[constraint.sdc]
create_clock -name core_clock -period 6.38 [get_ports {clk}]
set_input_delay 1.2760 -clock core_clock [delete_from_list [all_inputs] [get_ports {clk}]]
set_output_delay 1.2760 -clock core_clock [all_outputs]
set_load 0.01 [all_outputs]
[config.mk]
export PLATFORM = sky130hd
export DESIGN_NAME = ELA
export DESIGN_NICKNAME = ELA
export VERILOG_FILES = /design/flow/design.v
export SDC_FILE = /design/flow/constraint.sdc
export NUM_CORES = 4
export LEC_CHECK = 0
export ABC_AREA = 1
export CAP_MARGIN = 20
export CORE_MARGIN = 2
export CORE_UTILIZATION = 70
export CTS_CLUSTER_SIZE = 62
export SETUP_SLACK_MARGIN = -0.63
export SLEW_MARGIN = 20
[design.v]
`timescale 1ns/10ps
module ELA(clk, rst, ready, in_data, data_rd, req, wen, addr, data_wr, done);
	input					clk;
	input					rst;
	input					ready;
	input			[7:0]	in_data;
	input			[7:0]	data_rd;
	output	reg				req;
	output	reg				wen;
	output	reg		[12:0]	addr;
	output	reg		[7:0]	data_wr;
	output	reg				done;
reg					[7:0]	S_buffer	[127:0];
reg					[7:0]	L_buffer	[2:0];
reg					[8:0]	result;
reg					[2:0]	control;
reg					[7:0]	timer_s;
wire				[8:0]	d11;
wire				[8:0]	d22;
wire				[8:0]	d33;
wire				[7:0]	d1;
wire				[7:0]	d2;
wire				[7:0]	d3;
assign 				d11 = (L_buffer[2] - S_buffer[0]);
assign				d22 = (L_buffer[1] - S_buffer[1]);
assign				d33 = (L_buffer[0] - S_buffer[2]);
assign 				d1 = d11[8] ? -d11[7:0] : d11[7:0];
assign				d2 = d22[8] ? -d22[7:0] : d22[7:0];
assign				d3 = d33[8] ? -d33[7:0] : d33[7:0];
reg					[1:0]	min;
reg         		[2:0]	state;
reg         		[2:0]	next_state;
parameter   		Rowf      	= 3'd0;
parameter   		comp      	= 3'd1;
parameter   		read       	= 3'd2;
parameter   		fish       	= 3'd3;
parameter   		stop        = 3'd4;
integer 			i;
always @(posedge clk or posedge rst)
begin
	if (rst)
	begin
		timer_s <= 8'd0;
	end
	else if ((control == 3'd0 && timer_s == 8'd130) || (control == 3'd1 && timer_s == 8'd131) ||(control == 3'd2 && timer_s == 8'd128) || control == 3'd4)
	begin
		timer_s <= 8'd0;
	end
	else
	begin
		timer_s <= timer_s + 8'd1;
	end
end
always @(posedge clk or posedge rst)
begin
	if (rst)
	begin
		req <= 1'd0;
	end
	else if (timer_s == 8'd0 && !(control == 3'd2) && !(control == 3'd4))
	begin
		req <= 1'd1;
	end
	else
	begin
		req <= 1'd0;
	end
end
always @(posedge clk)
begin
	if (rst)
	begin
	end
	else if ((control == 3'd0 && timer_s >= 8'd129) || (control == 3'd1 && timer_s == 8'd0) || (control == 3'd2 && timer_s == 8'd128))
	begin
	end
	else if (control == 3'd2)
	begin
		S_buffer[0] <= S_buffer[127];
		for(i=1; i<128; i=i+1)
		begin
			S_buffer[i] <= S_buffer[i-1];
		end
	end
	else if (timer_s <= 8'd128)
	begin
		S_buffer[0] <= in_data;
		for(i=1; i<128; i=i+1)
		begin
			S_buffer[i] <= S_buffer[i-1];
		end
	end
end
always @(posedge clk or posedge rst) 
begin
	if (rst) 
	begin
		L_buffer[0] <= 8'd0;
		L_buffer[2] <= 8'd0;
		L_buffer[1] <= 8'd0;
	end
	else if ((control == 3'd0 && timer_s >= 8'd129) || (control == 3'd1 && timer_s == 8'd0) || (control == 3'd2 && timer_s == 8'd128))
	begin
		L_buffer[0] <= L_buffer[0];
		L_buffer[2] <= L_buffer[2];
		L_buffer[1] <= L_buffer[1];
	end
	else if (control == 3'd2)
	begin
		L_buffer[0] <= L_buffer[2];
		L_buffer[2] <= L_buffer[1];
		L_buffer[1] <= L_buffer[0];
	end
	else if (timer_s <= 8'd128)
	begin
		L_buffer[0] <= S_buffer[127];
		L_buffer[2] <= L_buffer[1];
		L_buffer[1] <= L_buffer[0];
	end
end
always @(*)
begin
	if (timer_s == 8'd3)
	begin
		min = 2'd2;
	end
	else if ((d1 == d3) && (d2 == d3))
	begin
		min = 2'd0;
	end
	else if (d1 <= d3)
	begin
		if (d2 <= d1)
		begin
			min = 2'd2;
		end
		else 
		begin
			min = 2'd1;
		end
	end
	else 
	begin
		if (d2 <= d3)
		begin
			min = 2'd2;
		end
		else 
		begin
			min = 2'd3;
		end
	end
end
always @(posedge clk or posedge rst)
begin
	if (rst) 
	begin
		result <= 9'd0;
	end
	else if (control == 3'd1)
	begin
		if (timer_s == 8'd130)
		begin
			result <= ((S_buffer[0] + L_buffer[0]) >> 1);
		end
		else
		begin
			case(min)
			2'd0: result <= ((S_buffer[0] + (S_buffer[1] * 2) + S_buffer[2] + L_buffer[0] + (L_buffer[1] * 2) + L_buffer[2]) / 8);
			2'd1: result <= ((S_buffer[0] + L_buffer[2]) >> 1);
			2'd2: result <= ((S_buffer[1] + L_buffer[1]) >> 1);
			2'd3: result <= ((S_buffer[2] + L_buffer[0]) >> 1);
			endcase
		end
	end
end
always @(posedge clk or posedge rst)
 begin
	if (rst) 
	begin
		wen <= 1'd0;
	end
	else if (control == 3'd3 || control == 3'd4)
	begin
		wen <= 1'd0;
	end
	else
	begin
		wen <= 1'd1;
	end
end
always @(posedge clk or posedge rst) 
begin
	if (rst) 
	begin
		addr <= 13'd0;
	end
	else if((control == 3'd0 && timer_s <= 8'd2) || (control == 3'd1 && timer_s <= 8'd4) || control == 3'd4)
	begin
		addr <= addr;
	end
	else 
	begin
		addr <= addr + 13'd1;	
	end
end
always @(posedge clk or posedge rst) 
begin
	if (rst) 
	begin
		data_wr <= 8'd0;
	end
	else if (control == 3'd0)
	begin
		data_wr <= S_buffer[0];
	end
	else if (control == 3'd1)
	begin
		data_wr <= result;
	end
	else
	begin
		data_wr <= S_buffer[127];
	end
end
always @(posedge clk or posedge rst) 
begin
	if (rst) 
	begin
		done <= 1'd0;
	end
	else if (control == 3'd3) 
	begin
		done <= 1'd1;
	end
end
always @(posedge clk or posedge rst)
begin
    if (rst)	state <= stop;
    else 		state <= next_state;
end
always @(*) 
begin
    case(state)
    	stop:
    	begin
    		if(ready == 1'b0) next_state = stop;
    		else              next_state = Rowf;
    	end
    	Rowf :
    	begin
    		if(timer_s == 8'd130) next_state = comp;
    		else                 next_state = Rowf;
    	end
    	comp :
    	begin
    		if(timer_s == 8'd131) next_state = read;
    		else                 next_state = comp;
    	end
    	read :
    	begin
    		if(addr == 13'd8062)      next_state = fish;
    		else if(timer_s == 8'd128)next_state = comp;
    		else                     next_state = read;
    	end
    	fish : next_state = fish;
    	default : next_state = stop;
    endcase
end
always @(*) 
begin
    case(state)
    	Rowf : control = 3'd0;
    	comp : control = 3'd1;
    	read : control = 3'd2;
    	fish : control = 3'd3;
    	stop : control = 3'd4;
    	default : control = 3'd4;
    endcase
end
endmodule
[run.sh]
#!/bin/bash
# the make line also repeats each setting of config.mk as NAME=value (left out here)
make -C /OpenROAD-flow-scripts/flow DESIGN_CONFIG=/design/flow/config.mk WORK_HOME=/design/flow/orfs CLKGATE_MAP_FILE= finish
==> reports/results.tsv, run 1 <==
metric	value	unit
detail_route.vias_per_cell	5.96	
period_used_share	76.1	%
cts_root_buf	clkbuf_16	
top_power_group	registers	
clockPowerShare	37.9	%
aoi_share	2.68	%
worstPathBufferInverterCount	3	
slowest_delay	560	ps
setup_slack	1520	ps
initCoreUtil	70.5	%
power_clock	6.11	mW
powerDensity	372	nW/um^2
worstPathArrival	5430	ps
switching_power	4.02	mW
grt_pass1_wl	113000	um
seq_power_share	52.5	%
setup_viol	0	
fa_ha_area_share	5.07	%
fin_util	78.9	%
track_usage	27.4	%
syn2layout_area_growth	11.9	%
fin_setup_tns	0	ps
n_fill_cell	2620	
via_count	18000	
syn_nets	2258	
leakagePower	16.2	nW
pg_seq	8.46	mW
syn-cell-area	38700	sq um
top_area_cell	edfxtp_1	
slew_headroom	34.6	%
nNetsFinal	2394	
io_pins	43	
fin_crit	4860	ps
port_buffers	34	
min_path_cells	0	
switching_share	24.9	%
die_h	239	um
combPwrFrac	9.5	%
insertion_delay	690	ps
r2r_end	result[7]	
r2r_start	L_buffer[0][1]	
seq_area_frac_synth	83.9	%
cts_buffers	98	
crit_chain	inv_1 -> fa_1 -> inv_1 -> fa_1 -> fa_1 -> nand3_1 -> fa_1 -> o21ai_0 -> a21oi_1 -> nor2_1 -> nor2_1 -> nor2_1 -> o21ai_0 -> nand2_1 -> xor2_1 -> inv_1 -> nor2_1 -> nor2_1 -> nand2_1 -> nand2_1 -> nand2_1	
wl_per_cell	25.1	um
synth_top_area_share	79.5	%
rows	86	
status	timing/DRC/antenna clean	
synth-edff-count	1024	
ant_nets	0	
totalWireLength	75900	um
grt_start_max_net_pins	157	
routed.top_layer	met4	
place_area	40000	sq um
wirelength_met1	31100	um
fmax	206	MHz
wl_met2	36500	um
place.gp.congestion	0.903	
ys_chip_area	38700	sq um
worst_path_most_repeated_cell	nor2_1	
reg2reg_slack	1520	ps
worstSetupEndpoint	result[7]	
preCtsSetupSlack	1710	ps
report.final.hold_viol_count	0	
drc	0	
cp.required	6960	ps
warning_count	81	
antenna_found_initial	2	
clock_sinks	1093	
grt_pass1_vias	18500	
area_leaders	edfxtp_1, dfrtp_1, ha_1	
core_area	54900	sq um
start_kind	register	
wl_met3	5840	um
crit_family	adder cells	
skew	63.7	ps
netlist_instances	2105	
ys.warnings.count	3	
globalRouteOverflowTotal	0	
die_w	239	um
ys_cells	2105	
mux_area_share	0	%
top_logic_kind	adder cells	
post-synth-top-count-cell	edfxtp_1	
htreeDepth	3	
synth_cell_types	51	
cts_resized	0	
chipArea	57200	sq um
clkTransAtPathRegs	90	ps
ys_sh_simple	4.87	%
ys_sh_xor	1.15	%
drtIter0Drc	2351	
worstSetupPathType	reg -> reg	
drv_slew	0	
cts_setup_buffers	0	
worst_pin_slew	979	ps
fin_area	43300	sq um
cts.path.max_buffers	3	
min_from	S_buffer[72][4]	
rsz0062_at_grt	false	
p_comb	1.54	mW
cp.depth	21	
drt_first_pass_iters	6	
hold_path_end	S_buffer[73][4]	
path_max_fanout	5	
end_kind	register	
p_int	12.1	mW
ys_async_sr_fraction	6.31	%
netlist_top_cells_count	edfxtp_1, nand2_1, inv_1	
reg2reg_depth	21	
ys.flop_type	edfxtp_1	
ys_seq_elements	1093	
critPathLaunch	L_buffer[0][1]	
cap_violations	0	
cpMaxStageDelayCell	fa_1	
avgSynthCellArea	18.4	sq um
hp-class	reg -> reg	
cts_hold_buf	0	
cts_tree	built	
ir_worst_vdd	0.514	mV
dpl.hpwl	34800	um
cell type report:
| cell class | instances | area [sq um] | area share [%] |
|---|---|---|---|
| Antenna cell | 1 | 2.50 | 0.00578 |
| Sequential cell | 1093 | 32500 | 75.0 |
| Tap cell | 704 | 881 | 2.03 |
| Clock inverter | 50 | 594 | 1.37 |
| Timing Repair Buffer | 53 | 591 | 1.36 |
| Multi-Input combinational cell | 784 | 5350 | 12.4 |
| Inverter | 211 | 792 | 1.83 |
| Clock buffer | 126 | 2610 | 6.02 |
per-stage QoR:
stage	std cells	hold WS [ps]	power, mW
after floorplan	2105	400	9.69
after global placement	2843	403	9.93
after detailed placement	2843	405	9.98
after CTS	3019	396	16.1
after global routing	3021	389	16.6
final	3022	396	16.1
routing by layer:
| layer | track usage [%] | up-vias |
|---|---|---|
| li1 | - | 7923 |
| met1 | 39.1 | 9011 |
| met2 | 43.4 | 900 |
| met3 | 5.68 | 186 |
| met4 | 9.11 | 0 |
| met5 | 0 | - |
==> inputs of run 2 (changes only) <==
- ABC_AREA: 1 -> unset
- CORE_ASPECT_RATIO: unset -> 0.7
- CORE_UTILIZATION: 70 -> 65
- CTS_CLUSTER_SIZE: 62 -> unset
- GPL_ROUTABILITY_DRIVEN: unset -> 0
- GPL_TIMING_DRIVEN: unset -> 1
- PLACE_DENSITY_LB_ADDON: unset -> 0.08
- SETUP_SLACK_MARGIN: -0.63 -> 0.75
- TNS_END_PERCENT: unset -> 15
- clock period: 6.38 -> 5.13 ns (I/O delays scaled with it)
==> reports/results.tsv, run 2 <==
metric	value	unit	change
skew	29.3	ps	was 63.7 ps
slew_headroom	36.4	%	was 34.6%
detail_route.vias_per_cell	5.66		was 5.96
p_comb	1.24	mW	was 1.54 mW
pg_seq	9.99	mW	was 8.46 mW
crit_chain	ha_2 -> fa_2 -> nand2b_4 -> a211oi_4 -> o21ai_2 -> a21oi_2 -> a31oi_2 -> nand2b_4 -> o21ai_2 -> xor2_1 -> xnor2_1 -> ha_1 -> nand3_2 -> nor2_1 -> a22o_1 -> a31oi_4 -> nand2_2 -> or3_4 -> mux2_4 -> a2111oi_4 -> o41ai_2		was inv_1 -> fa_1 -> inv_1 -> fa_1 -> fa_1 -> nand3_1 -> fa_1 -> o21ai_0 -> a21oi_1 -> nor2_1 -> nor2_1 -> nor2_1 -> o21ai_0 -> nand2_1 -> xor2_1 -> inv_1 -> nor2_1 -> nor2_1 -> nand2_1 -> nand2_1 -> nand2_1
rows	74		was 86
r2r_start	S_buffer[0][0]		was L_buffer[0][1]
fin_util	75.5	%	was 78.9%
syn-cell-area	38600	sq um	was 38700 sq um
core_area	58500	sq um	was 54900 sq um
setup_viol	0		unchanged
htreeDepth	3		unchanged
top_power_group	registers		unchanged
grt_start_max_net_pins	128		was 157
cts.path.max_buffers	3		unchanged
post-synth-top-count-cell	edfxtp_1		unchanged
ir_worst_vdd	0.319	mV	was 0.514 mV
drtIter0Drc	1590		was 2351
ys_seq_elements	1093		unchanged
initCoreUtil	65.9	%	was 70.5%
end_kind	register		unchanged
drv_slew	0		unchanged
globalRouteOverflowTotal	0		unchanged
antenna_found_initial	1		was 2
hold_path_end	S_buffer[35][1]		was S_buffer[73][4]
worstSetupPathType	reg -> reg		unchanged
clockPowerShare	39.9	%	was 37.9%
worstSetupEndpoint	result[7]		unchanged
switching_share	21.6	%	was 24.9%
cts_buffers	93		was 98
min_from	S_buffer[34][1]		was S_buffer[72][4]
report.final.hold_viol_count	0		unchanged
synth_cell_types	83		was 51
cts_root_buf	clkbuf_16		unchanged
antenna_cells	0		was 1
aoi_share	3.68	%	was 2.68%
dpl.hpwl	34100	um	was 34800 um
place_area	40500	sq um	was 40000 sq um
grt_pass1_vias	16700		was 18500
cts_hold_buf	0		unchanged
hp-class	reg -> reg		unchanged
ys_sh_simple	3.13	%	was 4.87%
cpMaxStageDelayCell	edfxtp_1		was fa_1
ant_nets	0		unchanged
wl_per_cell	21.6	um	was 25.1 um
fa_ha_area_share	5.09	%	was 5.07%
worstPathArrival	5210	ps	was 5430 ps
port_buffers	34		unchanged
cp.depth	21		unchanged
top_area_cell	edfxtp_1		unchanged
mux_area_share	0.879	%	was 0%
seq_power_share	53.4	%	was 52.5%
fin_area	44200	sq um	was 43300 sq um
ys_cells	1896		was 2105
synth_top_area_share	79.7	%	was 79.5%
ys.warnings.count	3		unchanged
synth-edff-count	1024		unchanged
netlist_top_cells_count	edfxtp_1, ha_1, inv_1		was edfxtp_1, nand2_1, inv_1
rsz0062_at_grt	true		was false
drt_first_pass_iters	6		unchanged
chipArea	61300	sq um	was 57200 sq um
avgSynthCellArea	20.3	sq um	was 18.4 sq um
reg2reg_slack	420	ps	was 1520 ps
powerDensity	424	nW/um^2	was 372 nW/um^2
crit_family	AND-OR/OR-AND gates		was adder cells
cts_tree	built		unchanged
netlist_instances	1896		was 2105
seq_area_frac_synth	84.2	%	was 83.9%
min_path_cells	0		unchanged
grt_pass1_wl	98000	um	was 113000 um
nNetsFinal	2230		was 2394
warning_count	74		was 81
fmax	212	MHz	was 206 MHz
combPwrFrac	6.6	%	was 9.5%
switching_power	4.04	mW	was 4.02 mW
n_fill_cell	3233		was 2620
period_used_share	91.7	%	was 76.1%
ys.flop_type	edfxtp_1		unchanged
power_clock	7.47	mW	was 6.11 mW
fin_crit	4710	ps	was 4860 ps
critPathLaunch	S_buffer[0][0]		was L_buffer[0][1]
reg2reg_depth	21		unchanged
area_leaders	edfxtp_1, dfrtp_1, ha_1		unchanged
p_int	14.7	mW	was 12.1 mW
ys_sh_xor	1.95	%	was 1.15%
r2r_end	result[7]		unchanged
syn2layout_area_growth	14.4	%	was 11.9%
insertion_delay	650	ps	was 690 ps
worst_pin_slew	954	ps	was 979 ps
leakagePower	13.7	nW	was 16.2 nW
cp.required	5630	ps	was 6960 ps
start_kind	register		unchanged
die_w	295	um	was 239 um
drc	0		unchanged
slowest_delay	400	ps	was 560 ps
worstPathBufferInverterCount	0		was 3
syn_nets	2049		was 2258
via_count	16700		was 18000
top_logic_kind	adder cells		unchanged
clock_sinks	1093		unchanged
status	timing/DRC/antenna clean		unchanged
ys_async_sr_fraction	6.31	%	unchanged
io_pins	43		unchanged
track_usage	21.3	%	was 27.4%
path_max_fanout	7		was 5
totalWireLength	63600	um	was 75900 um
ys_chip_area	38600	sq um	was 38700 sq um
die_h	208	um	was 239 um
clkTransAtPathRegs	70	ps	was 90 ps
cap_violations	0		unchanged
[run 2: metal layers]
metal  global-route usage, %  share of wire [%]  up-vias
met4                    5.78                2.2        0
met2                    29.8                 44      456
met1                    35.2                 48     8551
li1                        -                  -     7614
met5                       0                  0        -
met3                    3.97                6.2       93
[run 2: final cells by class]
type | count | area [sq um] | share of cell area (%)
tap | 798 | 998 | 2.26
multi-input combinational | 696 | 6010 | 13.6
clock inverter | 65 | 857 | 1.94
sequential | 1093 | 32500 | 73.6
timing repair buffer | 112 | 1100 | 2.50
inverter | 81 | 308 | 0.697
clock buffer | 108 | 2390 | 5.42
[run 2: what timing repair did]
| action | 4_1_cts | 5_1_grt |
|---|---|---|
| hold endpoints to repair | 0 | 0 |
| pin swaps | 19 | 21 |
| setup endpoints to repair | 8 | 8 |
| gates resized | 30 | 37 |
| setup buffers | 6 | 6 |
[run 2: metrics by stage]
step	hold WS (ps)	setup WS [ps]	std cells	setup TNS (ps)	power [mW]
final	398	424	2953	0	18.7
after global routing	405	250	2953	0	19.3
after CTS	395	390	2947	0	18.8
after detailed placement	405	49.3	2768	0	11.3
after global placement	403	56.6	2768	0	11.2
after floorplan	400	-4300	1896	-4404210	11.0
==> inputs of run 3 (changes only) <==
- ABC_AREA: unset -> 1
- CAP_MARGIN: 20 -> 0
- CELL_PAD_IN_SITES_DETAIL_PLACEMENT: unset -> 0
- CORE_ASPECT_RATIO: 0.7 -> unset
- CORE_UTILIZATION: 65 -> 72
- CTS_CLUSTER_DIAMETER: unset -> 373
- CTS_CLUSTER_SIZE: unset -> 77
- GPL_ROUTABILITY_DRIVEN: 0 -> 1
- GPL_TIMING_DRIVEN: 1 -> unset
- MAX_ROUTING_LAYER: unset -> met4
- PLACE_DENSITY: unset -> 0.36
- PLACE_DENSITY_LB_ADDON: 0.08 -> unset
- SETUP_SLACK_MARGIN: 0.75 -> 0.94
- SLEW_MARGIN: 20 -> 0
- TNS_END_PERCENT: 15 -> unset
- clock period: 5.13 -> 3.51 ns (I/O delays scaled with it)
==> reports/results.tsv, run 3 <==
metric	value	unit	change
synth-edff-count	1024		unchanged
syn_nets	2258		was 2049
ys_cells	2105		was 1896
cts_buffers	18		was 93
area_leaders	edfxtp_1, dfrtp_1, ha_1		unchanged
netlist_instances	2105		was 1896
port_buffers	34		unchanged
seq_area_frac_synth	83.9	%	was 84.2%
synth_top_area_share	79.5	%	was 79.7%
globalRouteOverflowTotal	154		
initCoreUtil	73.2	%	was 65.9%
cts.path.max_buffers	3		unchanged
chipArea	55600	sq um	was 61300 sq um
rows	84		was 74
htreeDepth	1		was 3
io_pins	43		unchanged
fa_ha_area_share	5.07	%	was 5.09%
top_logic_kind	adder cells		unchanged
lastStage	5_1_grt		
netlist_top_cells_count	edfxtp_1, nand2_1, inv_1		was edfxtp_1, ha_1, inv_1
aoi_share	2.68	%	was 3.68%
die_h	236	um	was 208 um
ys_sh_simple	4.87	%	was 3.13%
avgSynthCellArea	18.4	sq um	was 20.3 sq um
ys_seq_elements	1093		unchanged
mux_area_share	0	%	was 0.879%
clock_sinks	1093		unchanged
status	stopped before the end		was timing/DRC/antenna clean
preCtsSetupSlack	-582	ps	was 49.3 ps
top_area_cell	edfxtp_1		unchanged
ys_chip_area	38700	sq um	was 38600 sq um
track_usage	67.3	%	
place.gp.congestion	0.920		
synth_cell_types	51		was 83
post-place-cells	3022		was 2768
die_w	236	um	was 295 um
cts_root_buf	clkbuf_16		unchanged
ys_sh_xor	1.15	%	was 1.95%
syn-cell-area	38700	sq um	was 38600 sq um
ys.flop_type	edfxtp_1		unchanged
dpl.hpwl	49000	um	was 34100 um
core_area	52900	sq um	was 58500 sq um
post-synth-top-count-cell	edfxtp_1		unchanged
ys.warnings.count	3		unchanged
firstError	[ERROR GRT-0232] Routing congestion too high. Check the congestion heatmap in the GUI.		
ys_async_sr_fraction	6.31	%	unchanged
run 3: repair_timing:
action / 4_1_cts
cloned: 23
pin swaps: 66
endpoints found under the setup margin: 1061
hold buffers: 0
buffers inserted: 57
resized: 158
run 3: stage by stage:
step | utilization [%] | hold slack [ps] | power (mW) | setup TNS (ps) | cell area (sq um)
detailed placement | 79.1 | 405 | 19.0 | -4320 | 41800
floorplan | - | 400 | 17.8 | - | 38900
global placement | 79.1 | 401 | 18.8 | -3190 | 41800
CTS | 83.5 | 311 | 24.0 | -2840 | 44100
run 3: layer usage:
metal	track usage, %	GRT overflow
met1	70.0	33
met2	82.3	65
met3	52.3	16
met4	53.9	40
met5	-	-
==> inputs of run 4 (changes only) <==
- ABC_AREA: 1 -> unset
- CAP_MARGIN: 0 -> 20
- CELL_PAD_IN_SITES_DETAIL_PLACEMENT: 0 -> 1
- CORE_ASPECT_RATIO: unset -> 1.78
- CORE_MARGIN: 2 -> 7
- CORE_UTILIZATION: 72 -> 17
- CTS_CLUSTER_DIAMETER: 373 -> unset
- CTS_CLUSTER_SIZE: 77 -> 85
- GPL_ROUTABILITY_DRIVEN: 1 -> 0
- GPL_TIMING_DRIVEN: unset -> 0
- MIN_ROUTING_LAYER: unset -> met1
- PLACE_DENSITY: 0.36 -> unset
- PLACE_DENSITY_LB_ADDON: unset -> 0.03
- SETUP_SLACK_MARGIN: 0.94 -> unset
- SLEW_MARGIN: 0 -> 5
- TNS_END_PERCENT: unset -> 50
- clock period: 3.51 -> 11.0 ns (I/O delays scaled with it)
==> reports/results.tsv, run 4 <==
metric	value	unit	change
clkTransAtPathRegs	60	ps	
fmax	155	MHz	
synth_top_area_share	79.7	%	was 79.5%
syn-cell-area	38600	sq um	was 38700 sq um
switching_share	22.5	%	
crit_family	AND-OR/OR-AND gates		
syn2layout_area_growth	21.4	%	
status	timing/DRC/antenna clean		was stopped before the end
core_area	226000	sq um	was 52900 sq um
cts_tree	built		
start_kind	register		
ys_sh_simple	3.13	%	was 4.87%
syn_nets	2049		was 2258
fin_util	20.7	%	
combPwrFrac	5.8	%	
fin_setup_tns	0	ps	
warning_count	65		
slew_headroom	29.2	%	
aoi_share	3.68	%	was 2.68%
detail_route.vias_per_cell	3.26		
ir_worst_vdd	0.125	mV	
hold_path_end	S_buffer[82][4]		
critPathLaunch	S_buffer[1][0]		
insertion_delay	730	ps	
top_power_group	registers		
synth_cell_types	83		was 51
hp-class	reg -> reg		
clockPowerShare	43.1	%	
wl_per_cell	15.3	um	
reg2reg_slack	4530	ps	
period_used_share	58.8	%	
p_comb	529	uW	
drv_slew	0		
report.final.hold_viol_count	0		
worst_pin_slew	1060	ps	
pg_seq	4.67	mW	
ys_seq_elements	1093		unchanged
switching_power	2.06	mW	
preCtsSetupSlack	4220	ps	was -582 ps
min_from	S_buffer[81][4]		
end_kind	register		
crit_chain	ha_1 -> fa_1 -> nand2b_1 -> a21o_1 -> a2bb2oi_1 -> clkbuf_1 -> a41oi_1 -> xnor2_1 -> xnor2_1 -> ha_1 -> nand3_1 -> nor2_1 -> a22o_1 -> a31oi_1 -> nand2_1 -> or3_1 -> buf_6 -> mux2_4 -> a221oi_1 -> o21ai_1		
area_leaders	edfxtp_1, dfrtp_1, ha_1		unchanged
setup_slack	4530	ps	
cts_buffers	112		was 18
cpMaxStageDelayCell	clkbuf_1		
clock_sinks	1093		unchanged
worstSetupEndpoint	result[3]		
worstPathArrival	7040	ps	
rsz0062_at_grt	false		
fin_crit	6470	ps	
r2r_start	S_buffer[1][0]		
slowest_delay	510	ps	
initCoreUtil	17.1	%	was 73.2%
leakagePower	13.8	nW	
ys_cells	1896		was 2105
p_int	7.07	mW	
antenna_found_initial	1		
top_area_cell	edfxtp_1		unchanged
worstSetupPathType	reg -> reg		
drt_first_pass_iters	4		
netlist_top_cells_count	edfxtp_1, ha_1, inv_1		was edfxtp_1, nand2_1, inv_1
grt_start_max_net_pins	74		
via_count	16600		
die_h	650	um	was 236 um
worstPathBufferInverterCount	2		
post-place-cells	4886		was 3022
path_max_fanout	10		
die_w	371	um	was 236 um
dpl.hpwl	48500	um	was 49000 um
r2r_end	result[3]		
synth-edff-count	1024		unchanged
track_usage	6.60	%	
skew	26.1	ps	
top_logic_kind	adder cells		unchanged
post-synth-top-count-cell	edfxtp_1		unchanged
grt_pass1_vias	18400		
cap_violations	0		
ys_async_sr_fraction	6.31	%	unchanged
ys_chip_area	38600	sq um	was 38700 sq um
seq_power_share	51.1	%	
cts_resized	0		was 158
cts_setup_buffers	0		was 57
cts_root_buf	clkbuf_16		unchanged
nNetsFinal	2216		
ys.warnings.count	3		unchanged
cts_hold_buf	0		unchanged
globalRouteOverflowTotal	0		
ant_nets	0		
powerDensity	195	nW/um^2	
setup_viol	0		
min_path_cells	0		
netlist_instances	1896		was 2105
ys.flop_type	edfxtp_1		unchanged
cts.path.max_buffers	3		unchanged
rows	233		was 84
fa_ha_area_share	5.09	%	was 5.07%
totalWireLength	77700	um	
reg2reg_depth	20		
port_buffers	34		unchanged
ys_sh_xor	1.95	%	was 1.15%
avgSynthCellArea	20.3	sq um	was 18.4 sq um
htreeDepth	3		was 1
drtIter0Drc	703		
cp.depth	20		
mux_area_share	0.879	%	was 0%
grt_pass1_wl	120000	um	
power_clock	3.93	mW	
cp.required	11570	ps	
drc	0		
io_pins	43		unchanged
fin_total_pwr	9.12	mW	
seq_area_frac_synth	84.2	%	was 83.9%
fin_cells	5090		
chipArea	241000	sq um	was 55600 sq um
[run 4: cell type report]
cell class	instances	area (sq um)
clock buffers	131	2930
well taps	2937	3670
clock inverters	72	806
fillers	23900	179000
plain buffers	26	118
multi-input cells	696	5680
diodes	1	2.50
inverters	81	308
repair buffers	53	832
flip-flops and latches	1093	32500
[run 4: routing by layer]
metal	GRT usage (%)	vias up	part of all wire (%)
met5	-	-	0
li1	-	7586	-
met3	1.43	165	3.6
met2	11.2	204	51
met4	2.94	0	4.1
met1	7.46	8634	41
[run 4: per-stage QoR]
stage	hold WS (ps)	area, sq um
6_report	408	46800
5_1_grt	413	46800
3_5_place_dp	405	43100
2_1_floorplan	400	38600
4_1_cts	405	46800
3_3_place_gp	403	42600
==> inputs of run 5 (changes only) <==
- CELL_PAD_IN_SITES_DETAIL_PLACEMENT: 1 -> unset
- CORE_ASPECT_RATIO: 1.78 -> unset
- CORE_MARGIN: 7 -> 2
- CORE_UTILIZATION: 17 -> 67
- CTS_CLUSTER_SIZE: 85 -> unset
- GPL_ROUTABILITY_DRIVEN: 0 -> unset
- GPL_TIMING_DRIVEN: 0 -> unset
- MAX_ROUTING_LAYER: met4 -> unset
- MIN_ROUTING_LAYER: met1 -> unset
- PLACE_DENSITY_LB_ADDON: 0.03 -> 0.0
- SETUP_SLACK_MARGIN: unset -> 1.19
- SLEW_MARGIN: 5 -> 20
- TNS_END_PERCENT: 50 -> unset
- clock period: 11.0 -> 4.11 ns (I/O delays scaled with it)
==> reports/results.tsv, run 5 <==
metric	value	unit	change
chipArea	59500	sq um	was 241000 sq um
aoi_share	3.68	%	unchanged
syn-cell-area	38600	sq um	unchanged
ys_chip_area	38600	sq um	unchanged
io_pins	43		unchanged
status	stopped before the end		was timing/DRC/antenna clean
place.gp.congestion	0.936		
synth-edff-count	1024		unchanged
cts_buffers	99		was 112
ys_cells	1896		unchanged
ys.flop_type	edfxtp_1		unchanged
post-synth-top-count-cell	edfxtp_1		unchanged
clock_sinks	1093		unchanged
avgSynthCellArea	20.3	sq um	unchanged
rows	87		was 233
post-place-cells	2852		was 4886
initCoreUtil	68.2	%	was 17.1%
core_area	56600	sq um	was 226000 sq um
ys_sh_simple	3.13	%	unchanged
seq_area_frac_synth	84.2	%	unchanged
ys_seq_elements	1093		unchanged
firstError	[ERROR DPL-0033] detailed placement checks failed during check placement.		
port_buffers	34		unchanged
mux_area_share	0.879	%	unchanged
netlist_instances	1896		unchanged
synth_top_area_share	79.7	%	unchanged
fa_ha_area_share	5.09	%	unchanged
synth_cell_types	83		unchanged
cts_root_buf	clkbuf_16		unchanged
netlist_top_cells_count	edfxtp_1, ha_1, inv_1		unchanged
ys_async_sr_fraction	6.31	%	unchanged
top_area_cell	edfxtp_1		unchanged
htreeDepth	3		unchanged
dpl.hpwl	36000	um	was 48500 um
die_w	244	um	was 371 um
top_logic_kind	adder cells		unchanged
die_h	244	um	was 650 um
ys.warnings.count	3		unchanged
lastStage	5_1_grt		
area_leaders	edfxtp_1, dfrtp_1, ha_1		unchanged
cts.path.max_buffers	3		unchanged
ys_sh_xor	1.95	%	unchanged
syn_nets	2049		unchanged
run 5: what timing repair did:
item / CTS
pin swaps: 33
hold buffers: 0
setup endpoints to repair: 958
gates cloned: 13
buffers inserted: 34
gates resized: 102
run 5: through the flow:
stage,setup WS [ps],instance area [sq um]
after floorplan,-5220,38700
after global placement,-498,41400
after detailed placement,-619,41400
after CTS,-515,45800
==> inputs of run 6 (changes only) <==
- CORE_UTILIZATION: 67 -> 40
- PLACE_DENSITY_LB_ADDON: 0.0 -> unset
- SETUP_SLACK_MARGIN: 1.19 -> 0.98
- clock period: 4.11 -> 6.15 ns (I/O delays scaled with it)
==> reports/results.tsv, run 6 <==
metric	value	unit	change
ys_sh_xor	1.95	%	unchanged
netlist_top_cells_count	edfxtp_1, ha_1, inv_1		unchanged
chipArea	98900	sq um	was 59500 sq um
grt-busiest-layer	met1		
cts_buffers	100		was 99
synth-edff-count	1024		unchanged
worstPathBufferInverterCount	1		
place_area	40800	sq um	was 41400 sq um
top_area_cell	edfxtp_1		unchanged
ys.warnings.count	3		unchanged
avgSynthCellArea	20.3	sq um	unchanged
top_power_group	registers		
area_leaders	edfxtp_1, dfrtp_1, ha_1		unchanged
reg2reg_slack	1190	ps	
initCoreUtil	40.5	%	was 68.2%
worstPathArrival	5470	ps	
cp.required	6660	ps	
preCtsSetupSlack	525	ps	was -619 ps
pg_seq	8.33	mW	
netlist_instances	1896		unchanged
die_w	315	um	was 244 um
htreeDepth	3		unchanged
cts.path.max_buffers	3		unchanged
nNetsFinal	2215		
worstSetupEndpoint	result[7]		
post-place-cells	3211		was 2852
grt_start_max_net_pins	98		
seq_area_frac_synth	84.2	%	unchanged
p_comb	913	uW	
start_kind	register		
slowest_delay	440	ps	
clockPowerShare	40.2	%	
dpl.hpwl	35400	um	was 36000 um
syn-cell-area	38600	sq um	unchanged
clock_sinks	1093		unchanged
cts_root_buf	clkbuf_16		unchanged
grt_util_met3	2.60	%	
combPwrFrac	5.9	%	
grt_pass1_vias	16300		
grt_pass1_wl	93100	um	
wl_per_cell	17.3	um	
met1_usage	18.7	%	
place.gp.congestion	0.887		was 0.936
drv_slew	0		
rows	113		was 87
crit_chain	ha_1 -> nor2_2 -> a211oi_4 -> or4_4 -> a31oi_4 -> a21boi_4 -> xor2_4 -> inv_2 -> ha_1 -> a21o_1 -> a21oi_1 -> a22o_1 -> a31oi_4 -> nand2_2 -> or3_4 -> mux2_4 -> a2111oi_4 -> o41ai_2		
fin_crit	4960	ps	
end_kind	register		
antenna_cells	0		
syn2layout_area_growth	15.4	%	
ant_nets	0		
period_used_share	80.6	%	
ys_sh_simple	3.13	%	unchanged
top_logic_kind	adder cells		unchanged
ys_async_sr_fraction	6.31	%	unchanged
crit_family	AND-OR/OR-AND gates		
mux_area_share	0.879	%	unchanged
aoi_share	3.68	%	unchanged
leakagePower	13.6	nW	
path_max_fanout	8		
setup_slack	1190	ps	
hp-class	reg -> reg		
track_usage	12.0	%	
drtIter0Drc	1293		
reg2reg_depth	18		
slew_headroom	34.3	%	
io_pins	43		unchanged
ir_worst_vdd	0.219	mV	
die_h	315	um	was 244 um
synth_top_area_share	79.7	%	unchanged
rsz0062_at_grt	false		
syn_nets	2049		unchanged
post-synth-top-count-cell	edfxtp_1		unchanged
cts_hold_buf	0		unchanged
core_area	95300	sq um	was 56600 sq um
r2r_end	result[7]		
report.final.hold_viol_count	0		
switching_share	21.4	%	
switching_power	3.30	mW	
power_clock	6.21	mW	
via_count	16200		
r2r_start	L_buffer[2][3]		
cpMaxStageDelayCell	or4_4		
ys_seq_elements	1093		unchanged
cp.depth	18		
fin_total_pwr	15.5	mW	
min_path_cells	0		
cts_tree	built		
worstSetupPathType	reg -> reg		
seq_power_share	53.9	%	
totalWireLength	59100	um	
clkTransAtPathRegs	60	ps	
fin_cells	3411		
detail_route.vias_per_cell	4.76		
drc	0		
fmax	202	MHz	
critPathLaunch	L_buffer[2][3]		
powerDensity	347	nW/um^2	
setup_viol	0		
synth_cell_types	83		unchanged
n_fill_cell	7938		
antenna_found_initial	0		
skew	32.3	ps	
ys.flop_type	edfxtp_1		unchanged
globalRouteOverflowTotal	0		
drt_first_pass_iters	5		
worst_pin_slew	986	ps	
ys_chip_area	38600	sq um	unchanged
p_int	12.2	mW	
cap_violations	0		
warning_count	67		
whs	405	ps	
min_from	S_buffer[118][4]		
port_buffers	34		unchanged
fa_ha_area_share	5.09	%	unchanged
hold_path_end	S_buffer[119][4]		
ys_cells	1896		unchanged
insertion_delay	680	ps	
use_met2	16.7	%	
fin_area	44500	sq um	
status	timing/DRC/antenna clean		was stopped before the end
[run 6: what timing repair did]
action	in CTS	in global routing
setup buffers	2	12
gates resized	21	25
setup endpoints to repair	8	7
pin swaps	4	14
[run 6: routing by layer]
| metal | vias up | share of wire [%] |
|---|---|---|
| met5 | - | 0 |
| met2 | 241 | 43 |
| met4 | 0 | 2.7 |
| met3 | 125 | 3.6 |
| li1 | 7576 | - |
| met1 | 8279 | 51 |
[run 6: cell type report]
cell class	count	area, sq um	share of cell area (%)
clock buffers	122	2650	5.95
clock inverters	64	698	1.57
inverters	81	308	0.691
multi-input cells	696	5930	13.3
flip-flops and latches	1093	32500	72.9
well taps	1265	1580	3.55
repair buffers	90	873	1.96
[run 6: per-stage QoR]
| step | utilization, % | setup TNS (ps) |
|---|---|---|
| after floorplan | - | -3568840 |
| after global placement | 42.8 | 0 |
| after detailed placement | 42.8 | 0 |
| after CTS | 46.5 | 0 |
| after global routing | 46.7 | 0 |
| final | 46.7 | 0 |
==> inputs of run 7 (changes only) <==
- SETUP_SLACK_MARGIN: 0.98 -> unset
- clock period: 6.15 -> 9.67 ns (I/O delays scaled with it)
==> reports/results.tsv, run 7 <==
metric	value	unit	change
status	timing/DRC/antenna clean		unchanged
synth-edff-count	1024		unchanged
path_max_fanout	12		was 8
seq_area_frac_synth	84.2	%	unchanged
fa_ha_area_share	5.09	%	unchanged
ys_seq_elements	1093		unchanged
syn2layout_area_growth	14.4	%	was 15.4%
combPwrFrac	5.3	%	was 5.9%
skew	36.1	ps	was 32.3 ps
r2r_start	S_buffer[1][0]		was L_buffer[2][3]
die_h	315	um	unchanged
cp.required	10210	ps	was 6660 ps
cts_setup_buffers	0		was 2
die_w	315	um	unchanged
clkTransAtPathRegs	60	ps	about the same
report.final.hold_viol_count	0		unchanged
preCtsSetupSlack	3860	ps	was 525 ps
mux_area_share	0.879	%	unchanged
cp.depth	18		unchanged
syn_nets	2049		unchanged
cts_hold_buf	0		unchanged
warning_count	77		was 67
leakagePower	13.5	nW	was 13.6 nW
insertion_delay	670	ps	was 680 ps
worstSetupPathType	reg -> reg		unchanged
end_kind	register		unchanged
netlist_instances	1896		unchanged
regArea	32500	sq um	about the same
antenna_cells	0		unchanged
drv_slew	0		unchanged
met1_usage	18.4	%	was 18.7%
via_count	16100		was 16200
p_int	7.86	mW	was 12.2 mW
crit_chain	ha_1 -> fa_1 -> nand2b_1 -> a21o_1 -> a2bb2oi_1 -> a41oi_1 -> xnor2_1 -> xnor2_1 -> ha_1 -> nand3_1 -> nor2_1 -> a22o_1 -> a31oi_1 -> nand2_1 -> or3_1 -> mux2_4 -> a221oi_1 -> o21ai_1		was ha_1 -> nor2_2 -> a211oi_4 -> or4_4 -> a31oi_4 -> a21boi_4 -> xor2_4 -> inv_2 -> ha_1 -> a21o_1 -> a21oi_1 -> a22o_1 -> a31oi_4 -> nand2_2 -> or3_4 -> mux2_4 -> a2111oi_4 -> o41ai_2
reg2reg_slack	3720	ps	was 1190 ps
top_power_group	registers		unchanged
ant_nets	0		unchanged
powerDensity	226	nW/um^2	was 347 nW/um^2
netlist_top_cells_count	edfxtp_1, ha_1, inv_1		unchanged
drt_first_pass_iters	6		was 5
slew_headroom	27.1	%	was 34.3%
port_buffers	34		unchanged
ys_chip_area	38600	sq um	unchanged
grt_util_met3	2.79	%	was 2.60%
drc	0		unchanged
aoi_share	3.68	%	unchanged
setup_viol	0		unchanged
fin_total_pwr	9.95	mW	was 15.5 mW
area_leaders	edfxtp_1, dfrtp_1, ha_1		unchanged
cts_tree	built		unchanged
ys.warnings.count	3		unchanged
avgSynthCellArea	20.3	sq um	unchanged
n_fill_cell	7955		was 7938
syn-cell-area	38600	sq um	unchanged
grt_pass1_wl	92000	um	was 93100 um
min_path_cells	0		unchanged
htreeDepth	3		unchanged
globalRouteOverflowTotal	0		unchanged
clockPowerShare	41.3	%	was 40.2%
nNetsFinal	2176		was 2215
core_area	95300	sq um	unchanged
ys_sh_xor	1.95	%	unchanged
slowest_delay	710	ps	was 440 ps
top_area_cell	edfxtp_1		unchanged
cts.path.max_buffers	3		unchanged
rows	113		unchanged
ys_sh_simple	3.13	%	unchanged
reg2reg_depth	18		unchanged
ys_cells	1896		unchanged
crit_family	AND-OR/OR-AND gates		unchanged
ys_async_sr_fraction	6.31	%	unchanged
use_met2	16.4	%	was 16.7%
grt-busiest-layer	met1		unchanged
chipArea	98900	sq um	unchanged
hold_path_end	S_buffer[59][4]		was S_buffer[119][4]
clock_sinks	1093		unchanged
start_kind	register		unchanged
power_clock	4.11	mW	was 6.21 mW
track_usage	11.8	%	was 12.0%
r2r_end	result[5]		was result[7]
antenna_found_initial	1		was 0
ir_worst_vdd	0.215	mV	was 0.219 mV
switching_power	2.09	mW	was 3.30 mW
setup_slack	3720	ps	was 1190 ps
worstPathBufferInverterCount	0		was 1
fmax	168	MHz	was 202 MHz
seq_power_share	53.3	%	was 53.9%
critPathLaunch	S_buffer[1][0]		was L_buffer[2][3]
cts_buffers	100		unchanged
synth_top_area_share	79.7	%	unchanged
hp-class	reg -> reg		unchanged
pg_seq	5.31	mW	was 8.33 mW
cts_resized	0		was 21
dpl.hpwl	32900	um	was 35400 um
worst_pin_slew	1090	ps	was 986 ps
grt_start_max_net_pins	234		was 98
top_logic_kind	adder cells		unchanged
min_from	S_buffer[58][4]		was S_buffer[118][4]
comb_area	5690	sq um	was 5930 sq um
ys.flop_type	edfxtp_1		unchanged
worstSetupEndpoint	result[5]		was result[7]
p_comb	532	uW	was 913 uW
cap_violations	0		unchanged
place.gp.congestion	0.918		was 0.887
post-synth-top-count-cell	edfxtp_1		unchanged
io_pins	43		unchanged
cpMaxStageDelayCell	a2bb2oi_1		was or4_4
rsz0062_at_grt	false		unchanged
initCoreUtil	40.5	%	unchanged
cts_root_buf	clkbuf_16		unchanged
worstPathArrival	6490	ps	was 5470 ps
drtIter0Drc	1523		was 1293
synth_cell_types	83		unchanged
switching_share	21.0	%	was 21.4%
totalWireLength	57800	um	was 59100 um
period_used_share	61.5	%	was 80.6%
grt_pass1_vias	16000		was 16300
wl_per_cell	17.1	um	was 17.3 um
detail_route.vias_per_cell	4.78		was 4.76
fin_crit	5950	ps	was 4960 ps
-- run 7: through the flow --
stage / instance area [sq um] / setup TNS (ps) / std cells / hold slack, ps / util (%)
floorplan: 38600 / -685250 / 1896 / 400 / -
global placement: 40600 / 0 / 3184 / 403 / 42.6
detailed placement: 40600 / 0 / 3184 / 405 / 42.6
CTS: 44100 / 0 / 3372 / 399 / 46.3
global route: 44100 / 0 / 3374 / 405 / 46.3
finish: 44100 / 0 / 3374 / 399 / 46.3
-- run 7: cell type report --
class / instances / share of cell area [%]
Inverter: 81 / 0.697
Multi-Input combinational cell: 696 / 12.9
Clock inverter: 70 / 2.04
Tap cell: 1265 / 3.59
Sequential cell: 1093 / 73.6
Clock buffer: 118 / 5.92
Timing Repair Buffer: 51 / 1.29
-- run 7: per-layer routing --
layer / part of all wire (%) / vias up
met2: 43 / 298
met4: 2.3 / 0
li1: - / 7517
met1: 51 / 8210
met5: 0 / -
met3: 4.4 / 113
==> inputs of run 8 (changes only) <==
- CAP_MARGIN: 20 -> 35
- CTS_CLUSTER_SIZE: unset -> 20
- GPL_ROUTABILITY_DRIVEN: unset -> 0
- HOLD_SLACK_MARGIN: unset -> 0.2
- MIN_ROUTING_LAYER: unset -> met2
- SETUP_SLACK_MARGIN: unset -> 0.5
- clock period: 9.67 -> 10.0 ns (I/O delays scaled with it)
==> reports/results.tsv, run 8 <==
metric	value	unit	change
status	timing/DRC/antenna clean		unchanged
cts_root_buf	clkbuf_16		unchanged
cts_tree	built		unchanged
cts_buffers	101		was 100
clkTransAtPathRegs	60	ps	about the same
power_clock	3.71	mW	was 4.11 mW
ys_cells	1896		unchanged
p_int	7.33	mW	was 7.86 mW
hp-class	reg -> reg		unchanged
p_comb	516	uW	was 532 uW
die_w	315	um	unchanged
ys_chip_area	38600	sq um	unchanged
hold_path_end	S_buffer[114][0]		was S_buffer[59][4]
slew_headroom	38.8	%	was 27.1%
via_count	21200		was 16100
worstSetupPathType	reg -> reg		unchanged
crit_chain	ha_1 -> fa_1 -> nand2b_4 -> a211oi_1 -> o21ai_0 -> a31oi_1 -> nand2b_1 -> o21ai_0 -> xor2_1 -> xnor2_1 -> ha_1 -> nand3_1 -> nor2_1 -> a22o_1 -> a31oi_1 -> nand2_1 -> or3_1 -> mux2_4 -> a221oi_1 -> o21ai_1		was ha_1 -> fa_1 -> nand2b_1 -> a21o_1 -> a2bb2oi_1 -> a41oi_1 -> xnor2_1 -> xnor2_1 -> ha_1 -> nand3_1 -> nor2_1 -> a22o_1 -> a31oi_1 -> nand2_1 -> or3_1 -> mux2_4 -> a221oi_1 -> o21ai_1
mux_area_share	0.879	%	unchanged
initCoreUtil	40.5	%	unchanged
synth_cell_types	83		unchanged
min_path_cells	0		unchanged
globalRouteOverflowTotal	0		unchanged
chipArea	98900	sq um	unchanged
post-synth-top-count-cell	edfxtp_1		unchanged
rows	113		unchanged
nNetsFinal	2176		unchanged
core_area	95300	sq um	unchanged
switching_power	2.03	mW	was 2.09 mW
track_usage	16.9	%	was 11.8%
htreeDepth	3		unchanged
aoi_share	3.68	%	unchanged
min_from	S_buffer[113][0]		was S_buffer[58][4]
netlist_instances	1896		unchanged
fmax	168	MHz	about the same
cts_setup_buffers	0		unchanged
synth-edff-count	1024		unchanged
io_pins	43		unchanged
reg2reg_depth	20		was 18
slowest_delay	560	ps	was 710 ps
top_area_cell	edfxtp_1		unchanged
seq_area_frac_synth	84.2	%	unchanged
netlist_top_cells_count	edfxtp_1, ha_1, inv_1		unchanged
pg_seq	5.14	mW	was 5.31 mW
ant_nets	0		unchanged
period_used_share	59.4	%	was 61.5%
ys.warnings.count	3		unchanged
worst_pin_slew	917	ps	was 1090 ps
detail_route.vias_per_cell	6.30		was 4.78
powerDensity	214	nW/um^2	was 226 nW/um^2
synth_top_area_share	79.7	%	unchanged
cpMaxStageDelayCell	edfxtp_1		was a2bb2oi_1
critPathLaunch	S_buffer[0][0]		was S_buffer[1][0]
path_max_fanout	7		was 12
warning_count	74		was 77
port_buffers	34		unchanged
switching_share	21.7	%	was 21.0%
n_fill_cell	7968		was 7955
insertion_delay	680	ps	was 670 ps
avgSynthCellArea	20.3	sq um	unchanged
fin_total_pwr	9.37	mW	was 9.95 mW
worstPathArrival	6470	ps	was 6490 ps
rsz0062_at_grt	false		unchanged
fin_setup_tns	0	ps	unchanged
antenna_found_initial	0		was 1
report.final.hold_viol_count	0		unchanged
ys_seq_elements	1093		unchanged
setup_viol	0		unchanged
clock_sinks	1093		unchanged
reg2reg_slack	4060	ps	was 3720 ps
end_kind	register		unchanged
whs	407	ps	was 399 ps
totalWireLength	57100	um	was 57800 um
grt_start_max_net_pins	223		was 234
die_h	315	um	unchanged
leakagePower	13.3	nW	was 13.5 nW
drt_first_pass_iters	13		was 6
cap_violations	0		unchanged
r2r_end	result[2]		was result[5]
ys_sh_xor	1.95	%	unchanged
ir_worst_vdd	0.148	mV	was 0.215 mV
worstSetupEndpoint	result[2]		was result[5]
fa_ha_area_share	5.09	%	unchanged
start_kind	register		unchanged
syn-cell-area	38600	sq um	unchanged
combPwrFrac	5.5	%	was 5.3%
worstPathBufferInverterCount	0		unchanged
dpl.hpwl	31200	um	was 32900 um
cts_resized	0		unchanged
grt_pass1_vias	24800		was 16000
area_leaders	edfxtp_1, dfrtp_1, ha_1		unchanged
ys_sh_simple	3.13	%	unchanged
ys_async_sr_fraction	6.31	%	unchanged
crit_family	AND-OR/OR-AND gates		unchanged
wl_per_cell	16.9	um	was 17.1 um
drtIter0Drc	3103		was 1523
skew	28.1	ps	was 36.1 ps
top_logic_kind	adder cells		unchanged
clockPowerShare	39.7	%	was 41.3%
drc	0		unchanged
top_power_group	registers		unchanged
syn2layout_area_growth	13.7	%	was 14.4%
syn_nets	2049		unchanged
cp.required	10530	ps	was 10210 ps
grt_pass1_wl	90100	um	was 92000 um
fin_crit	5940	ps	was 5950 ps
antenna_cells	0		unchanged
cts_hold_buf	0		unchanged
r2r_start	S_buffer[0][0]		was S_buffer[1][0]
ys.flop_type	edfxtp_1		unchanged
seq_power_share	54.8	%	was 53.3%
cp.depth	20		was 18
cts.path.max_buffers	3		unchanged
drv_slew	0		unchanged
## run 8: through the flow
step	utilization, %	instances	cell area [sq um]	setup WS (ps)
final	46.0	3374	43900	4060
after global routing	46.0	3374	43900	3800
after CTS	45.9	3370	43800	4310
after detailed placement	42.5	3181	40500	4220
after global placement	42.5	3180	40500	4310
after floorplan	-	1896	38600	-405
## run 8: metal layers
| metal | global-route usage (%) | part of all wire [%] | wire length (um) |
|---|---|---|---|
| met5 | 3.34 | 0.46 | 262 |
| met4 | 3.85 | 5.2 | 2970 |
| met3 | 25.0 | 44 | 25100 |
| met2 | 18.2 | 50 | 28700 |
| met1 | - | 0 | 0 |
## run 8: final cells by class
cell class              count  area (sq um)  share of cell area [%]
clock buffers             123          2640                    6.02
clock inverters            66           608                    1.39
inverters                  81           308                   0.702
multi-input cells         696          5690                    13.0
flip-flops and latches   1093         32500                    74.0
well taps                1265          1580                    3.61
repair buffers             50           558                    1.27
==> inputs of run 9 (changes only) <==
- CAP_MARGIN: 35 -> 20
- CORE_UTILIZATION: 40 -> 67
- CTS_CLUSTER_SIZE: 20 -> unset
- GPL_ROUTABILITY_DRIVEN: 0 -> unset
- HOLD_SLACK_MARGIN: 0.2 -> unset
- MIN_ROUTING_LAYER: met2 -> unset
- PLACE_DENSITY_LB_ADDON: unset -> 0.0
- SETUP_SLACK_MARGIN: 0.5 -> 1.23
- clock period: 10.0 -> 4.13 ns (I/O delays scaled with it)
==> reports/results.tsv, run 9 <==
metric	value	unit	change
ys_async_sr_fraction	6.31	%	unchanged
netlist_top_cells_count	edfxtp_1, ha_1, inv_1		unchanged
post-synth-top-count-cell	edfxtp_1		unchanged
ys.warnings.count	3		unchanged
ys_cells	1896		unchanged
ys_sh_simple	3.13	%	unchanged
lastStage	5_1_grt		
aoi_share	3.68	%	unchanged
top_logic_kind	adder cells		unchanged
cts_buffers	102		was 101
ys_seq_elements	1093		unchanged
initCoreUtil	68.2	%	was 40.5%
clock_sinks	1093		unchanged
io_pins	43		unchanged
top_area_cell	edfxtp_1		unchanged
netlist_instances	1896		unchanged
mux_area_share	0.879	%	unchanged
place.gp.congestion	0.909		
avgSynthCellArea	20.3	sq um	unchanged
syn_nets	2049		unchanged
ys_chip_area	38600	sq um	unchanged
status	stopped before the end		was timing/DRC/antenna clean
rows	87		was 113
synth-edff-count	1024		unchanged
htreeDepth	3		unchanged
seq_area_frac_synth	84.2	%	unchanged
synth_top_area_share	79.7	%	unchanged
syn-cell-area	38600	sq um	unchanged
fa_ha_area_share	5.09	%	unchanged
cts_hold_buf	0		unchanged
die_h	244	um	was 315 um
ys.flop_type	edfxtp_1		unchanged
dpl.hpwl	38000	um	was 31200 um
area_leaders	edfxtp_1, dfrtp_1, ha_1		unchanged
cts_root_buf	clkbuf_16		unchanged
port_buffers	34		unchanged
ys_sh_xor	1.95	%	unchanged
die_w	244	um	was 315 um
cts.path.max_buffers	3		unchanged
synth_cell_types	83		unchanged
core_area	56600	sq um	was 95300 sq um
firstError	[ERROR DPL-0033] detailed placement checks failed during check placement.		
chipArea	59500	sq um	was 98900 sq um
[run 9: what timing repair did]
item / CTS
pin swaps: 20
setup buffers: 23
gates resized: 60
cloned: 14
setup endpoints to repair: 1028
[run 9: per-stage QoR]
step | cell area (sq um) | hold WS, ps | cells | power (mW) | worst slack, ps
after global placement | 41600 | 400 | 2870 | 14.2 | -572
after floorplan | 38700 | 400 | 1896 | 13.7 | -5200
after detailed placement | 41600 | 405 | 2870 | 14.3 | -634
after CTS | 45700 | 396 | 3093 | 24.0 | -538
==> inputs of run 10 (changes only) <==
- ABC_AREA: unset -> 1
- CORE_ASPECT_RATIO: unset -> 1.69
- CORE_UTILIZATION: 67 -> 48
- CTS_CLUSTER_DIAMETER: unset -> 312
- CTS_CLUSTER_SIZE: unset -> 17
- GPL_TIMING_DRIVEN: unset -> 1
- MAX_ROUTING_LAYER: unset -> met4
- PLACE_DENSITY_LB_ADDON: 0.0 -> 0.15
- SETUP_SLACK_MARGIN: 1.23 -> 0.12
- SLEW_MARGIN: 20 -> 15
- clock period: 4.13 -> 9.07 ns (I/O delays scaled with it)
==> reports/results.tsv, run 10 <==
metric	value	unit	change
warning_count	79		
skew	19.5	ps	
slew_headroom	26.1	%	
worst_pin_slew	1110	ps	
p_int	7.69	mW	
start_kind	register		
wl_per_cell	18.5	um	
r2r_end	result[7]		
powerDensity	237	nW/um^2	
via_count	16500		
leakagePower	15.6	nW	
cts.path.max_buffers	3		unchanged
n_fill_cell	6378		
port_buffers	34		unchanged
ys_chip_area	38700	sq um	was 38600 sq um
comb_area	5340	sq um	
fin_cells	3285		
initCoreUtil	48.3	%	was 68.2%
cts_tree	built		
grt_util_met3	3.24	%	
ys.flop_type	edfxtp_1		unchanged
mux_area_share	0	%	was 0.879%
top_logic_kind	adder cells		unchanged
pg_seq	5.91	mW	
post-place-cells	3162		was 2870
totalWireLength	60700	um	
worstPathArrival	5470	ps	
place.gp.congestion	0.885		was 0.909
rows	135		was 87
fin_util	53.2	%	
worstPathBufferInverterCount	3		
hp-class	reg -> reg		
fa_ha_area_share	5.07	%	was 5.09%
netlist_top_cells_count	edfxtp_1, nand2_1, inv_1		was edfxtp_1, ha_1, inv_1
chipArea	83000	sq um	was 59500 sq um
aoi_share	2.68	%	was 3.68%
syn_nets	2258		was 2049
min_from	S_buffer[58][0]		
ys.warnings.count	3		unchanged
seq_area_frac_synth	83.9	%	was 84.2%
die_h	373	um	was 244 um
ys_sh_simple	4.87	%	was 3.13%
netlist_instances	2105		was 1896
reg2reg_slack	4140	ps	
switching_power	2.38	mW	
cp.required	9610	ps	
cp.depth	24		
drc	0		
globalRouteOverflowTotal	0		
fmax	203	MHz	
power_clock	3.15	mW	
clkTransAtPathRegs	90	ps	
die_w	222	um	was 244 um
ys_cells	2105		was 1896
avgSynthCellArea	18.4	sq um	was 20.3 sq um
met1_usage	21.2	%	
grt_pass1_vias	17000		
top_area_cell	edfxtp_1		unchanged
dpl.hpwl	36000	um	was 38000 um
status	timing/DRC/antenna clean		was stopped before the end
use_met2	23.2	%	
synth_cell_types	51		was 83
critPathLaunch	L_buffer[0][0]		
insertion_delay	650	ps	
cap_violations	0		
cts_buffers	74		was 102
worst_path_most_repeated_cell	nand2_1		
crit_chain	inv_1 -> ha_1 -> fa_1 -> inv_1 -> nand3_1 -> nand3_1 -> nand2_1 -> nor3_1 -> nand3_1 -> nand2_1 -> xor2_1 -> inv_1 -> ha_1 -> a21boi_2 -> nand4_2 -> nor2_2 -> nor2_2 -> nand3_2 -> nand2_4 -> nor2_1 -> nor2_1 -> nand2_1 -> nand2_1 -> nand2_1		
combPwrFrac	10.1	%	
rsz0062_at_grt	false		
cts_setup_buffers	0		was 23
antenna_found_initial	1		
switching_share	23.6	%	
path_max_fanout	15		
grt_start_max_net_pins	206		
post-synth-top-count-cell	edfxtp_1		unchanged
grt-busiest-layer	met2		
synth_top_area_share	79.5	%	was 79.7%
drt_first_pass_iters	5		
period_used_share	54.4	%	
r2r_start	L_buffer[0][0]		
syn2layout_area_growth	10.0	%	
clockPowerShare	31.2	%	
report.final.hold_viol_count	0		
setup_slack	4140	ps	
ys_seq_elements	1093		unchanged
slowest_delay	450	ps	
ys_sh_xor	1.15	%	was 1.95%
core_area	80100	sq um	was 56600 sq um
preCtsSetupSlack	4070	ps	was -634 ps
cpMaxStageDelayCell	dfrtp_1		
fin_crit	4930	ps	
nNetsFinal	2366		
detail_route.vias_per_cell	5.03		
whs	409	ps	
syn-cell-area	38700	sq um	was 38600 sq um
worstSetupPathType	reg -> reg		
end_kind	register		
clock_sinks	1093		unchanged
htreeDepth	3		unchanged
fin_setup_tns	0	ps	
cts_resized	0		was 60
area_leaders	edfxtp_1, dfrtp_1, ha_1		unchanged
crit_family	simple AND/OR/NAND/NOR gates		
cts_hold_buf	0		unchanged
drtIter0Drc	1368		
regArea	32500	sq um	
seq_power_share	58.7	%	
top_power_group	registers		
grt_pass1_wl	97200	um	
cts_root_buf	clkbuf_16		unchanged
worstSetupEndpoint	result[7]		
min_path_cells	0		
drv_slew	0		
track_usage	15.6	%	
synth-edff-count	1024		unchanged
p_comb	1.01	mW	
setup_viol	0		
ant_nets	0		
reg2reg_depth	24		
io_pins	43		unchanged
hold_path_end	S_buffer[59][0]		
ys_async_sr_fraction	6.31	%	unchanged
ir_worst_vdd	0.143	mV	
run 10: layout make-up:
class | instances | share of cell area (%)
inverter | 211 | 1.86
tap | 1027 | 3.02
sequential | 1093 | 76.3
antenna | 2 | 0.0118
clock buffer | 111 | 4.68
clock inverter | 8 | 0.326
timing repair buffer | 49 | 1.28
multi-input combinational | 784 | 12.5
run 10: routing by layer:
layer	vias to the layer above	part of all wire [%]	wire (um)
met5	-	0	0
met4	0	3.6	2170
met3	112	3.9	2380
met2	243	47	28500
met1	8358	45	27600
li1	7820	-	-
run 10: stage by stage:
step	area (sq um)	power, mW
6_report	42600	10.1
2_1_floorplan	38700	6.82
3_5_place_dp	40400	7.04
3_3_place_gp	40400	7.02
4_1_cts	42500	10.2
5_1_grt	42600	10.5
==> inputs of run 11 (changes only) <==
- ABC_AREA: 1 -> unset
- CORE_ASPECT_RATIO: 1.69 -> unset
- CORE_UTILIZATION: 48 -> 61
- CTS_CLUSTER_DIAMETER: 312 -> unset
- CTS_CLUSTER_SIZE: 17 -> unset
- GPL_TIMING_DRIVEN: 1 -> unset
- MAX_ROUTING_LAYER: met4 -> unset
- PLACE_DENSITY_LB_ADDON: 0.15 -> unset
- SETUP_SLACK_MARGIN: 0.12 -> unset
- SLEW_MARGIN: 15 -> 20
- clock period: 9.07 -> 3.42 ns (I/O delays scaled with it)
==> reports/results.tsv, run 11 <==
metric	value	unit	change
synth_cell_types	83		was 51
worstSetupPathType	reg -> reg		unchanged
p_comb	2.17	mW	was 1.01 mW
seq_area_frac_synth	84.2	%	was 83.9%
fa_ha_area_share	5.09	%	was 5.07%
start_kind	register		unchanged
fin_util	72.8	%	was 53.2%
cpMaxStageDelayCell	edfxtp_1		was dfrtp_1
ys_sh_xor	1.95	%	was 1.15%
rsz0062_at_grt	true		was false
rows	92		was 135
top_area_cell	edfxtp_1		unchanged
fmax	220	MHz	was 203 MHz
ant_nets	0		unchanged
die_h	255	um	was 373 um
syn-cell-area	38600	sq um	was 38700 sq um
hold_path_end	S_buffer[123][6]		was S_buffer[59][0]
cts_buffers	103		was 74
ys_async_sr_fraction	6.31	%	unchanged
status	finished with violations		was timing/DRC/antenna clean
violations	setup timing		
worst_pin_slew	992	ps	was 1110 ps
end_kind	register		unchanged
top_logic_kind	adder cells		unchanged
cts_root_buf	clkbuf_16		unchanged
cts_tree	built		unchanged
p_int	22.4	mW	was 7.69 mW
critPathLaunch	S_buffer[0][0]		was L_buffer[0][0]
area_leaders	edfxtp_1, dfrtp_1, ha_1		unchanged
clockPowerShare	39.8	%	was 31.2%
antenna_found_initial	0		was 1
drtIter0Drc	1167		was 1368
hp-class	reg -> reg		unchanged
whs	383	ps	was 409 ps
clkTransAtPathRegs	70	ps	was 90 ps
combPwrFrac	7.6	%	was 10.1%
min_path_cells	0		unchanged
synth_top_area_share	79.7	%	was 79.5%
detail_route.vias_per_cell	5.33		was 5.03
slew_headroom	33.9	%	was 26.1%
top_power_group	registers		unchanged
core_area	62900	sq um	was 80100 sq um
cp.depth	22		was 24
antenna_cells	0		was 2
port_buffers	34		unchanged
drt_first_pass_iters	5		unchanged
report.final.hold_viol_count	0		unchanged
reg2reg_slack	-1130	ps	was 4140 ps
period_used_share	133	%	was 54.4%
preCtsSetupSlack	-1270	ps	was 4070 ps
insertion_delay	670	ps	was 650 ps
avgSynthCellArea	20.3	sq um	was 18.4 sq um
ys_sh_simple	3.13	%	was 4.87%
setup_viol	8		was 0
synth-edff-count	1024		unchanged
slowest_delay	430	ps	was 450 ps
place.gp.congestion	0.944		was 0.885
aoi_share	3.68	%	was 2.68%
reg2reg_depth	22		was 24
fin_crit	4550	ps	was 4930 ps
wl_per_cell	19.2	um	was 18.5 um
track_usage	19.0	%	was 15.6%
worstPathBufferInverterCount	1		was 3
chipArea	65300	sq um	was 83000 sq um
grt_pass1_wl	95800	um	was 97200 um
skew	48.8	ps	was 19.5 ps
warning_count	71		was 79
globalRouteOverflowTotal	0		unchanged
syn2layout_area_growth	18.6	%	was 10.0%
cp.required	3970	ps	was 9610 ps
grt_start_max_net_pins	77		was 206
r2r_start	S_buffer[0][0]		was L_buffer[0][0]
ys.flop_type	edfxtp_1		unchanged
cts.path.max_buffers	3		unchanged
initCoreUtil	61.4	%	was 48.3%
netlist_instances	1896		was 2105
totalWireLength	61300	um	was 60700 um
drc	0		unchanged
r2r_end	result[3]		was result[7]
worstPathArrival	5100	ps	was 5470 ps
nNetsFinal	2409		was 2366
ys_chip_area	38600	sq um	was 38700 sq um
ir_worst_vdd	0.683	mV	was 0.143 mV
via_count	17000		was 16500
ys.warnings.count	3		unchanged
die_w	255	um	was 222 um
htreeDepth	3		unchanged
post-synth-top-count-cell	edfxtp_1		unchanged
leakagePower	14.6	nW	was 15.6 nW
crit_chain	ha_4 -> fa_2 -> nand2b_4 -> a211oi_4 -> o21ai_2 -> a21oi_1 -> a31oi_1 -> nand2b_1 -> o21ai_2 -> xor2_1 -> xnor2_1 -> ha_1 -> nand3_2 -> nor2_1 -> a22o_1 -> a31oi_4 -> nand2_2 -> or3_4 -> mux2_4 -> buf_12 -> a221oi_2 -> o21ai_1		was inv_1 -> ha_1 -> fa_1 -> inv_1 -> nand3_1 -> nand3_1 -> nand2_1 -> nor3_1 -> nand3_1 -> nand2_1 -> xor2_1 -> inv_1 -> ha_1 -> a21boi_2 -> nand4_2 -> nor2_2 -> nor2_2 -> nand3_2 -> nand2_4 -> nor2_1 -> nor2_1 -> nand2_1 -> nand2_1 -> nand2_1
mux_area_share	0.879	%	was 0%
setup_slack	-1130	ps	was 4140 ps
cap_violations	0		unchanged
worstSetupEndpoint	result[3]		was result[7]
pg_seq	15.0	mW	was 5.91 mW
switching_share	21.3	%	was 23.6%
ys_seq_elements	1093		unchanged
power_clock	11.3	mW	was 3.15 mW
drv_slew	0		unchanged
cts_hold_buf	0		unchanged
ys_cells	1896		was 2105
clock_sinks	1093		unchanged
switching_power	6.06	mW	was 2.38 mW
seq_power_share	52.6	%	was 58.7%
grt_pass1_vias	17100		was 17000
worst_path_most_repeated_cell	o21ai_2		was nand2_1
crit_family	AND-OR/OR-AND gates		was simple AND/OR/NAND/NOR gates
netlist_top_cells_count	edfxtp_1, ha_1, inv_1		was edfxtp_1, nand2_1, inv_1
syn_nets	2049		was 2258
path_max_fanout	5		was 15
io_pins	43		unchanged
dpl.hpwl	37000	um	was 36000 um
min_from	S_buffer[122][6]		was S_buffer[58][0]
powerDensity	622	nW/um^2	was 237 nW/um^2
[run 11: per-stage QoR]
stage / area, sq um / power [mW] / std cells / setup TNS [ps]
after floorplan: 38700 / 16.5 / 1896 / -6058130
final: 45800 / 28.5 / 3189 / -8290
after CTS: 45500 / 28.7 / 3179 / -8410
after global routing: 45800 / 29.5 / 3189 / -9800
after global placement: 41900 / 17.2 / 2981 / -8870
after detailed placement: 41900 / 17.3 / 2981 / -9390
[run 11: cell type report]
class	count	area (sq um)
multi-input cells	696	6090
clock buffers	125	2720
repair buffers	281	2420
inverters	81	308
flip-flops and latches	1093	32500
clock inverters	67	698
fillers	3844	17100
well taps	846	1060
[run 11: repair_timing]
action | in CTS | in global routing
endpoints found under the setup margin | 8 | 8
hold endpoints to repair | 0 | 0
gates resized | 20 | 45
pin swaps | 9 | 29
setup buffers | 6 | 11
[run 11: per-layer routing]
layer | track usage, % | part of all wire (%) | vias up
met4 | 6.34 | 2.9 | 0
met5 | 0 | 0 | -
met3 | 3.52 | 3.4 | 128
li1 | - | - | 7975
met1 | 29.9 | 49 | 8635
met2 | 27.6 | 44 | 250
Power is estimated from default activity; no workload was simulated.
